== the reference run ==
Design cnm_top, start of the top module:
module cnm_top (
    input  logic               clk,
    input  logic               rst,
    input  logic               in_valid,
    input  logic signed [7:0]  rea,
    input  logic signed [7:0]  ima,
    input  logic signed [7:0]  req,
    input  logic signed [7:0]  imq,
    output logic               out_valid,
    output logic signed [15:0] rep,
    output logic signed [15:0] imp
);
Size in the first run: ~1,600 cells after synthesis, roughly 66 flip-flops, roughly 0.012 mm2 of cells after synthesis.
export LEC_CHECK = 0
export CAP_MARGIN = 20
export CORE_MARGIN = 2
export CORE_UTILIZATION = 40
export SLEW_MARGIN = 20
create_clock -name core_clock -period 6.85 [get_ports {clk}]
run.sh (not shown) runs the stock make flow with config.mk's settings and CLKGATE_MAP_FILE=.
The following lists how the trial run was set up differently from the reference run:
diff --git a/flow/config.mk b/flow/config.mk
--- a/flow/config.mk
+++ b/flow/config.mk
@@ -7,5 +7,8 @@
 export LEC_CHECK = 0
+export ABC_AREA = 1
 export CAP_MARGIN = 20
 export CORE_MARGIN = 2
-export CORE_UTILIZATION = 40
+export CORE_UTILIZATION = 66
+export CTS_CLUSTER_DIAMETER = 41
+export CTS_CLUSTER_SIZE = 71
 export SLEW_MARGIN = 20
==> flow/constraint.sdc <==
create_clock -name core_clock -period 6.54 [get_ports {clk}]
set_input_delay 1.3080 -clock core_clock [delete_from_list [all_inputs] [get_ports {clk}]]
set_output_delay 1.3080 -clock core_clock [all_outputs]
set_load 0.01 [all_outputs]
- Floorplan row count: lower on the trial run
- The trial run reports a higher routed metal-1 wire length than the reference run does.
- Summed instance area of the synthesized netlist on the trial run is behind the reference run.
- The trial run vs. the reference run: and-or/or-and share of the synthesized area went down by 6.5 points.
- Final instance count without filler cells on the trial run is up relative to the reference run.
- Going from the reference run to the trial run, the total number of vias was found to have gone up by 2,615.
- Clock-buffer cell count in the trial run is 3 below the reference run.
- Wire: the trial run routes more than the reference run
- Looking at endpoint of the most critical setup path, the rep[14] result is from the reference run; the rep[15] one comes from the trial run.


cnm_top again, from the RTL that the note above started with.
make LEC_CHECK=0 ABC_AREA=1 CAP_MARGIN=20 CORE_ASPECT_RATIO=1.84 CORE_MARGIN=2 CORE_UTILIZATION=66 CTS_CLUSTER_DIAMETER=203 CTS_CLUSTER_SIZE=100 PLACE_DENSITY=0.87 SLEW_MARGIN=20 TNS_END_PERCENT=20 finish   # period 7.0 ns
The starting point finished clean.
==> next run, changes <==
==> flow/config.mk (replaced) <==
export PLATFORM = sky130hd
export DESIGN_NAME = cnm_top
export DESIGN_NICKNAME = cnm_top
export VERILOG_FILES = /design/flow/design.v
export SDC_FILE = /design/flow/constraint.sdc
export NUM_CORES = 4
export LEC_CHECK = 0
export ABC_AREA = 1
export CAP_MARGIN = 20
export CORE_MARGIN = 2
export CORE_UTILIZATION = 62
export SLEW_MARGIN = 20
==> flow/constraint.sdc (replaced) <==
create_clock -name core_clock -period 7.94 [get_ports {clk}]
set_input_delay 1.5880 -clock core_clock [delete_from_list [all_inputs] [get_ports {clk}]]
set_output_delay 1.5880 -clock core_clock [all_outputs]
set_load 0.01 [all_outputs]
The new run went through all stages and came out clean.
Worst setup slack gets better by 350 ps.
Hold slack stays flat.
Cell area is lower slightly.
Global-route usage is lower by 3.9 points.
Wire length is lower by a few percent.
Via count is lower by a few percent.
Non-clock buffer count is lower by 30.
Clock skew is about the same.
==> next run, changes <==
--- a/flow/config.mk
+++ b/flow/config.mk
@@ -6,7 +6,8 @@
 export NUM_CORES = 4
 export LEC_CHECK = 0
-export ABC_AREA = 1
 export CAP_MARGIN = 20
 export CORE_MARGIN = 2
-export CORE_UTILIZATION = 62
-export SLEW_MARGIN = 20
+export CORE_UTILIZATION = 40
+export CTS_CLUSTER_SIZE = 20
+export SLEW_MARGIN = 35
+export TNS_END_PERCENT = 80
==> flow/constraint.sdc (replaced) <==
create_clock -name core_clock -period 7.0 [get_ports {clk}]
set_input_delay 1.4000 -clock core_clock [delete_from_list [all_inputs] [get_ports {clk}]]
set_output_delay 1.4000 -clock core_clock [all_outputs]
set_load 0.01 [all_outputs]
Hold slack improved by 44 ps; design area is higher by 3.5%; setup slack loses 450 ps; sequential cell count stays the same; non-clock buffer count increases by 102.
==> next run, changes <==
--- a/flow/config.mk
+++ b/flow/config.mk
@@ -9,5 +9,6 @@
 export CORE_MARGIN = 2
 export CORE_UTILIZATION = 40
-export CTS_CLUSTER_SIZE = 20
+export CTS_CLUSTER_SIZE = 55
+export PLACE_DENSITY_LB_ADDON = 0.16
 export SLEW_MARGIN = 35
 export TNS_END_PERCENT = 80
- setup slack gains 24 ps
- flip-flop count is unchanged
- utilization rises by 0.42 points
- routed wire length rises slightly
- final cell count barely changes
- first-iteration DRC count falls by roughly a tenth
- die size does not change
- register-to-register slack gains 20 ps
==> next run, changes <==
--- a/flow/config.mk
+++ b/flow/config.mk
@@ -8,7 +8,5 @@
 export CAP_MARGIN = 20
 export CORE_MARGIN = 2
-export CORE_UTILIZATION = 40
-export CTS_CLUSTER_SIZE = 55
-export PLACE_DENSITY_LB_ADDON = 0.16
-export SLEW_MARGIN = 35
-export TNS_END_PERCENT = 80
+export CORE_UTILIZATION = 68
+export CTS_CLUSTER_SIZE = 27
+export SLEW_MARGIN = 20
==> flow/constraint.sdc (replaced) <==
create_clock -name core_clock -period 2.21 [get_ports {clk}]
set_input_delay 0.4420 -clock core_clock [delete_from_list [all_inputs] [get_ports {clk}]]
set_output_delay 0.4420 -clock core_clock [all_outputs]
set_load 0.01 [all_outputs]
After rerunning: The new run stopped in clock tree synthesis (DPL-0038); die area is lower by well over a third; synthesized area is unchanged; synthesized cell count does not change.
==> next run, changes <==
--- a/flow/config.mk
+++ b/flow/config.mk
@@ -8,5 +8,9 @@
 export CAP_MARGIN = 20
 export CORE_MARGIN = 2
-export CORE_UTILIZATION = 68
+export CORE_UTILIZATION = 72
+export CTS_CLUSTER_DIAMETER = 354
 export CTS_CLUSTER_SIZE = 27
+export MAX_ROUTING_LAYER = met4
+export PLACE_DENSITY_LB_ADDON = 0.21
+export SETUP_SLACK_MARGIN = 0.61
 export SLEW_MARGIN = 20
==> flow/constraint.sdc (replaced) <==
create_clock -name core_clock -period 2.11 [get_ports {clk}]
set_input_delay 0.4220 -clock core_clock [delete_from_list [all_inputs] [get_ports {clk}]]
set_output_delay 0.4220 -clock core_clock [all_outputs]
set_load 0.01 [all_outputs]
Outcome: Now the flow stopped in detailed placement (DPL-0038). Area after synthesis is unchanged. Synthesized cell count is unchanged. Die area is lower by a few percent.


Starting RTL as in the previous note.
## cnm_top
module cnm_top (
    input  logic               clk,
    input  logic               rst,
    input  logic               in_valid,
    input  logic signed [7:0]  rea,
    input  logic signed [7:0]  ima,
    input  logic signed [7:0]  req,
    input  logic signed [7:0]  imq,
    output logic               out_valid,
    output logic signed [15:0] rep,
    output logic signed [15:0] imp
);
    logic signed [7:0]  rea_r, ima_r, req_r, imq_r;
    logic               valid_r;
    logic signed [15:0] rep_c, imp_c;
    cnm cnm (.rep(rep_c), .imp(imp_c), .rea(rea_r), .ima(ima_r), .req(req_r), .imq(imq_r));
    always_ff @(posedge clk) begin
        rea_r <= rea;
        ima_r <= ima;
        req_r <= req;
        imq_r <= imq;
        rep   <= rep_c;
        imp   <= imp_c;
        if (rst) begin
            valid_r   <= 1'b0;
            out_valid <= 1'b0;
        end else begin
            valid_r   <= in_valid;
            out_valid <= valid_r;
        end
    end
endmodule
==> flow/config.mk <==
export PLATFORM = sky130hd
export DESIGN_NAME = cnm_top
export DESIGN_NICKNAME = cnm_top
export VERILOG_FILES = /design/flow/design.v
export SDC_FILE = /design/flow/constraint.sdc
export NUM_CORES = 4
export LEC_CHECK = 0
export CAP_MARGIN = 0
export CELL_PAD_IN_SITES_DETAIL_PLACEMENT = 0
export CORE_ASPECT_RATIO = 0.88
export CORE_MARGIN = 2
export CORE_UTILIZATION = 72
export CTS_CLUSTER_SIZE = 36
export GPL_TIMING_DRIVEN = 1
export PLACE_DENSITY_LB_ADDON = 0.0
export SETUP_SLACK_MARGIN = 1.7
export SLEW_MARGIN = 40
export TNS_END_PERCENT = 20
==> flow/constraint.sdc <==
create_clock -name core_clock -period 6.67 [get_ports {clk}]
set_input_delay 1.3340 -clock core_clock [delete_from_list [all_inputs] [get_ports {clk}]]
set_output_delay 1.3340 -clock core_clock [all_outputs]
set_load 0.01 [all_outputs]
The baseline failed in 5_1_grt with GRT-0232.
Rerun with:
ABC_AREA = 1   (was default)
CAP_MARGIN = 40   (was 0)
CORE_ASPECT_RATIO = default   (was 0.88)
CORE_UTILIZATION = 70   (was 72)
CTS_CLUSTER_DIAMETER = 231   (was default)
CTS_CLUSTER_SIZE = 15   (was 36)
PLACE_DENSITY_LB_ADDON = default   (was 0.0)
SETUP_SLACK_MARGIN = -0.07   (was 1.7)
clock period = 1.47 ns   (was 6.67 ns; I/O delays follow)
The new run never finished: it broke off in 4_1_cts with DPL-0038.
Synthesized cell count climbs by 32%.
Die size goes up by about 12%.
Synthesized area increases by about 9%.
Rerun with:
ABC_AREA = default   (was 1)
CAP_MARGIN = 20   (was 40)
CELL_PAD_IN_SITES_DETAIL_PLACEMENT = default   (was 0)
CORE_UTILIZATION = 66   (was 70)
CTS_CLUSTER_DIAMETER = 41   (was 231)
CTS_CLUSTER_SIZE = default   (was 15)
GPL_TIMING_DRIVEN = default   (was 1)
SETUP_SLACK_MARGIN = default   (was -0.07)
SLEW_MARGIN = 20   (was 40)
TNS_END_PERCENT = default   (was 20)
clock period = 6.54 ns   (was 1.47 ns; I/O delays follow)
=> Now the flow reached the layout checks and failed them: setup timing; synthesized cell count drops by 24%; die size drops by 2.7%; area after synthesis drops by 8.3%.
Rerun with:
ABC_AREA = 1   (was default)
CORE_UTILIZATION = 72   (was 66)
CTS_CLUSTER_SIZE = 71   (was default)
PLACE_DENSITY_LB_ADDON = 0.26   (was default)
SETUP_SLACK_MARGIN = 1.89   (was default)
What happened:
- Now the flow never finished: it broke off in 5_1_grt
- synthesized area increases by roughly a tenth
- die size stays flat
- synthesized cell count goes up by a quarter to a third


Setup of job 5177:
Starting RTL as in the previous note.
export LEC_CHECK = 0
export ABC_AREA = 1
export CAP_MARGIN = 20
export CORE_ASPECT_RATIO = 0.5
export CORE_MARGIN = 2
export CORE_UTILIZATION = 66
export CTS_CLUSTER_DIAMETER = 203
export CTS_CLUSTER_SIZE = 100
export PLACE_DENSITY = 0.42
export SLEW_MARGIN = 20
create_clock -name core_clock -period 7.0 [get_ports {clk}]
#### Input delta (job 3523 over job 5177)
# job 5177
export LEC_CHECK = 0
export ABC_AREA = 1
export CAP_MARGIN = 20
export CORE_ASPECT_RATIO = 0.5
export CORE_MARGIN = 2
export CORE_UTILIZATION = 66
export CTS_CLUSTER_DIAMETER = 203
export CTS_CLUSTER_SIZE = 100
export PLACE_DENSITY = 0.42
export SLEW_MARGIN = 20
create_clock -name core_clock -period 7.0 [get_ports {clk}]
# job 3523
export LEC_CHECK = 0
export CAP_MARGIN = 20
export CORE_MARGIN = 2
export CORE_UTILIZATION = 40
export SLEW_MARGIN = 20
create_clock -name core_clock -period 7.0 [get_ports {clk}]
==> comparison <==
- Job 3523 finished every stage and its layout cleared the timing, DRC and antenna checks.
- Job 3523 -> job 5177: final cell area excluding filler cells flat
- Job 5177 → job 3523: routed wire length on met2 has increased, final cell count has decreased.
- Between job 3523 and job 5177, it is job 3523 whose count of different cell masters after synthesis is higher, by 15.
- The source of the critical timing path comes out rea_r[0] in one run and ima_r[1] in the other, namely in job 3523 and job 5177 respectively.
Inputs modified between job 3523 and job 364:
# job 3523
export LEC_CHECK = 0
export CAP_MARGIN = 20
export CORE_MARGIN = 2
export CORE_UTILIZATION = 40
export SLEW_MARGIN = 20
create_clock -name core_clock -period 7.0 [get_ports {clk}]
# job 364
export LEC_CHECK = 0
export CAP_MARGIN = 20
export CORE_MARGIN = 2
export CORE_UTILIZATION = 45
export SLEW_MARGIN = 20
create_clock -name core_clock -period 6.85 [get_ports {clk}]
==> comparison <==
First-iteration DRC count (job 3523 / job 364): 0.833
Delta (job 364 minus job 3523): die area fell 11%, placed cell area rose about 3%, sum of buffers and inverters on the critical path fell 2.


job 4501:
The RTL this note starts from:
==> flow/design.v <==
module mult(y,a,b);  
	output logic [15:0] y;
	input  logic [7:0] a,b;
	logic [15:0] y_tmp;
	logic [7:0]  a_tmp;
	logic [7:0]  b_tmp;
	logic [14:0] c1;
	logic [10:0] c2;            
	logic [14:0] out1;
	logic [12:0] out2;
	logic [10:0] out3;
	logic [8:0]  out4;
	logic [14:0] m_temp0;
	logic [13:0] m_temp1;
	logic [12:0] m_temp2;
	logic [11:0] m_temp3;
	logic [10:0] m_temp4;
	logic [9:0]  m_temp5;
	logic [8:0]  m_temp6;
	logic [7:0]  m_temp7;
	always_comb
		begin
			if(a[7])
				begin
					a_tmp = ~a+1'b1;
					if(b[7])
						begin
							b_tmp = ~b+1'b1;
							y = y_tmp ;
						end
					else
						begin
							b_tmp = b;
							y = ~y_tmp+1'b1;
						end
				end
			else
				begin
					a_tmp = a;
					if(b[7])
						begin
							b_tmp = ~b+1'b1;
							y = ~y_tmp+1'b1;
						end
					else
						begin
							b_tmp = b;
							y = y_tmp;
						end
				end
		end
	always_comb
		begin
			out1 = m_temp0 + m_temp1;
			out2 = m_temp2 + m_temp3;
			out3 = m_temp4 + m_temp5;
			out4 = m_temp6 + m_temp7;
			c1   = out1    + out2;
			c2   = out3    + out4;
			y_tmp= c1      + c2;
		end
	always_comb
		begin		
			m_temp0[14:7] = b_tmp[7]?a_tmp:8'b00000000;
			m_temp0[6:0]  = 7'b0000000;
			m_temp1[13:6] = b_tmp[6]?a_tmp:8'b00000000;
			m_temp1[5:0]  = 6'b000000;
			m_temp2[12:5] = b_tmp[5]?a_tmp:8'b00000000;
			m_temp2[4:0]  = 5'b00000;
			m_temp3[11:4] = b_tmp[4]?a_tmp:8'b00000000;
			m_temp3[3:0]  = 4'b0000;
			m_temp4[10:3] = b_tmp[3]?a_tmp:8'b00000000;
			m_temp4[2:0]  = 3'b000;
			m_temp5[9:2]  = b_tmp[2]?a_tmp:8'b00000000;
			m_temp5[1:0]  = 2'b00;
			m_temp6[8:1]  = b_tmp[1]?a_tmp:8'b00000000;
			m_temp6[0]    = 1'b0;
			m_temp7       = b_tmp[0]?a_tmp:8'b00000000;
		end
endmodule
	module cnm(rep,imp,rea,ima,req,imq);  
	output logic signed[15:0] rep, imp;
	input  logic signed[7:0] rea, req, ima, imq;
	logic signed[15:0] y0,y1,y2,y3;
	mult reaXreq (.y(y0), .a(rea), .b(req));
	mult imaXimq (.y(y1), .a(ima), .b(imq));
	mult reaXimq (.y(y2), .a(rea), .b(imq));
	mult imaXreq (.y(y3), .a(ima), .b(req));
	always_comb
		begin
			rep = y0-y1;
			imp = y2+y3;
		end
endmodule
module cnm_top (
    input  logic               clk,
    input  logic               rst,
    input  logic               in_valid,
    input  logic signed [7:0]  rea,
    input  logic signed [7:0]  ima,
    input  logic signed [7:0]  req,
    input  logic signed [7:0]  imq,
    output logic               out_valid,
    output logic signed [15:0] rep,
    output logic signed [15:0] imp
);
    logic signed [7:0]  rea_r, ima_r, req_r, imq_r;
    logic               valid_r;
    logic signed [15:0] rep_c, imp_c;
    cnm cnm (.rep(rep_c), .imp(imp_c), .rea(rea_r), .ima(ima_r), .req(req_r), .imq(imq_r));
    always_ff @(posedge clk) begin
        rea_r <= rea;
        ima_r <= ima;
        req_r <= req;
        imq_r <= imq;
        rep   <= rep_c;
        imp   <= imp_c;
        if (rst) begin
            valid_r   <= 1'b0;
            out_valid <= 1'b0;
        end else begin
            valid_r   <= in_valid;
            out_valid <= valid_r;
        end
    end
endmodule
clock: 4.54 ns
lec_check: 0
abc_area: 1
cap_margin: 0
cell_pad_in_sites_detail_placement: 0
core_aspect_ratio: 0.5
core_margin: 5
core_utilization: 43
cts_cluster_diameter: 170
cts_cluster_size: 99
gpl_timing_driven: 1
hold_slack_margin: -0.08
place_density_lb_addon: 0.01
slew_margin: 40
tns_end_percent: 20
Job 4501 finished every stage; the final checks, however, were not passed, the failures being negative setup slack.
Edits applied to the flow inputs when going from job 4501 to job 9133:
- swapping 0.01 for 0.0 in PLACE_DENSITY_LB_ADDON
- clearing CTS_CLUSTER_DIAMETER, which used to be 170
- clearing HOLD_SLACK_MARGIN, which used to be -0.08
- swapping 99 for 36 in CTS_CLUSTER_SIZE
- clearing ABC_AREA, which used to be 1
- swapping 43 for 72 in CORE_UTILIZATION
- swapping 0.5 for 0.88 in CORE_ASPECT_RATIO
- swapping 5 for 2 in CORE_MARGIN
- swapping 4.54 for 6.9 in the clock period (ns, I/O delays scaled along)
==> results <==
Completing all stages was not enough for job 9133: its layout failed the final checks because of negative setup slack.
Sort job 9133 and job 4501 by share of the clock period used by the worst path, descending, and job 4501 comes first.
The clock period minus final worst setup slack of job 9133 exceeds that of job 4501 by 1100 ps.
[compare] base=job 4501 new=job 9133: floorplan-stage core utilization saw an increase; storage element area essentially unchanged.
The mapped cell area in job 9133 is 0.917 times that in job 4501.
Job 9133 has more setup slack than job 4501.
For job 9133, the largest combinational cell category by area was adder cells, unlike job 4501, where it was simple AND/OR/NAND/NOR gates.
Measured against job 9133, the total core area of job 4501 comes out at 1.8 times the reference value.
Per the comparison of job 9133 with job 4501, peak clock frequency supported by timing went down; required time at the endpoint of the critical path went up.
Of the two values seen for uppermost metal layer occupied by signal nets, met5 was produced by job 9133 and met4 by job 4501.
Comparing job 9133 and job 4501, the higher number of instances in the synthesized netlist is on job 4501.
> inputs changed (job 9133 -> job 832)
- ABC_AREA now 1, previously not set
- CORE_ASPECT_RATIO no longer set, was 0.88
- SETUP_SLACK_MARGIN now -0.06, previously not set
- CTS_CLUSTER_SIZE now 17, was 36
- CORE_UTILIZATION now 66, was 72
- PLACE_DENSITY_LB_ADDON no longer set, was 0.0
- the clock period (ns, I/O delays scaled along) now 1.47, was 6.9
Notes after the runs:
- Compound-cell area share of the yosys netlist for job 832: 6.5 points down relative to job 9133
- Die size for job 832: 18% up relative to job 9133
- Job 9133 has lower synthesis area per yosys than job 832.
- From job 832 to job 9133, quantity of I/O buffers inserted on ports did not move at all.
- The mean cell area of the mapped netlist in job 832 was lower than what job 9133 gave.
- NOTE: standard cell area after detailed placement in job 832 exceeds that of job 9133
- The synthesized cell count in job 832 sits 32% above the value recorded for job 9133.
- Cmp job 9133 and job 832 / number of placement rows / higher: job 832
- As the logs show, job 832 stopped at global routing after a tool error, so it never reached the end of the flow.
- Job 9133 → job 832: routability congestion estimate climbed about 5%, horizontal die dimension picked up an extra about 2.3%.
- Job 832: number of nets at floorplan is 513 higher than what job 9133 reported.
diff inputs: job 832 => job 1205
- swapping 66 for 70 in CORE_UTILIZATION
- swapping 17 for 15 in CTS_CLUSTER_SIZE
- swapping -0.06 for 0.26 in SETUP_SLACK_MARGIN
- swapping 2 for 5 in CORE_MARGIN
- putting PLACE_DENSITY_LB_ADDON at 0.01 where nothing was set
- swapping 1.47 for 1.8 in the clock period (ns, I/O delays scaled along)
==> comparison <==
Job 1205: it failed with a tool error in clock tree synthesis, so there are no final results.
The number of cells in Yosys stat was comparable across job 1205 and job 832.
From job 832 to job 1205, post-synthesis adder-cell area fraction did not move at all.
[compare] base=job 832 new=job 1205: worst setup slack before clock tree synthesis now sits higher; floorplan die height up 1.2%.
Cmp job 1205 and job 832 / starting density of the core / lower: job 832
From job 832 to job 1205 the numbers moved as follows: half-perimeter wire length after detailed placement +17%; die area moved up; number of port buffers held steady; standard-cell row count now smaller.
From job 1205 to job 832, per-instance average area after synthesis did not move at all.
Diff job 832..job 1205 | distinct cell type count after synthesis | unchanged
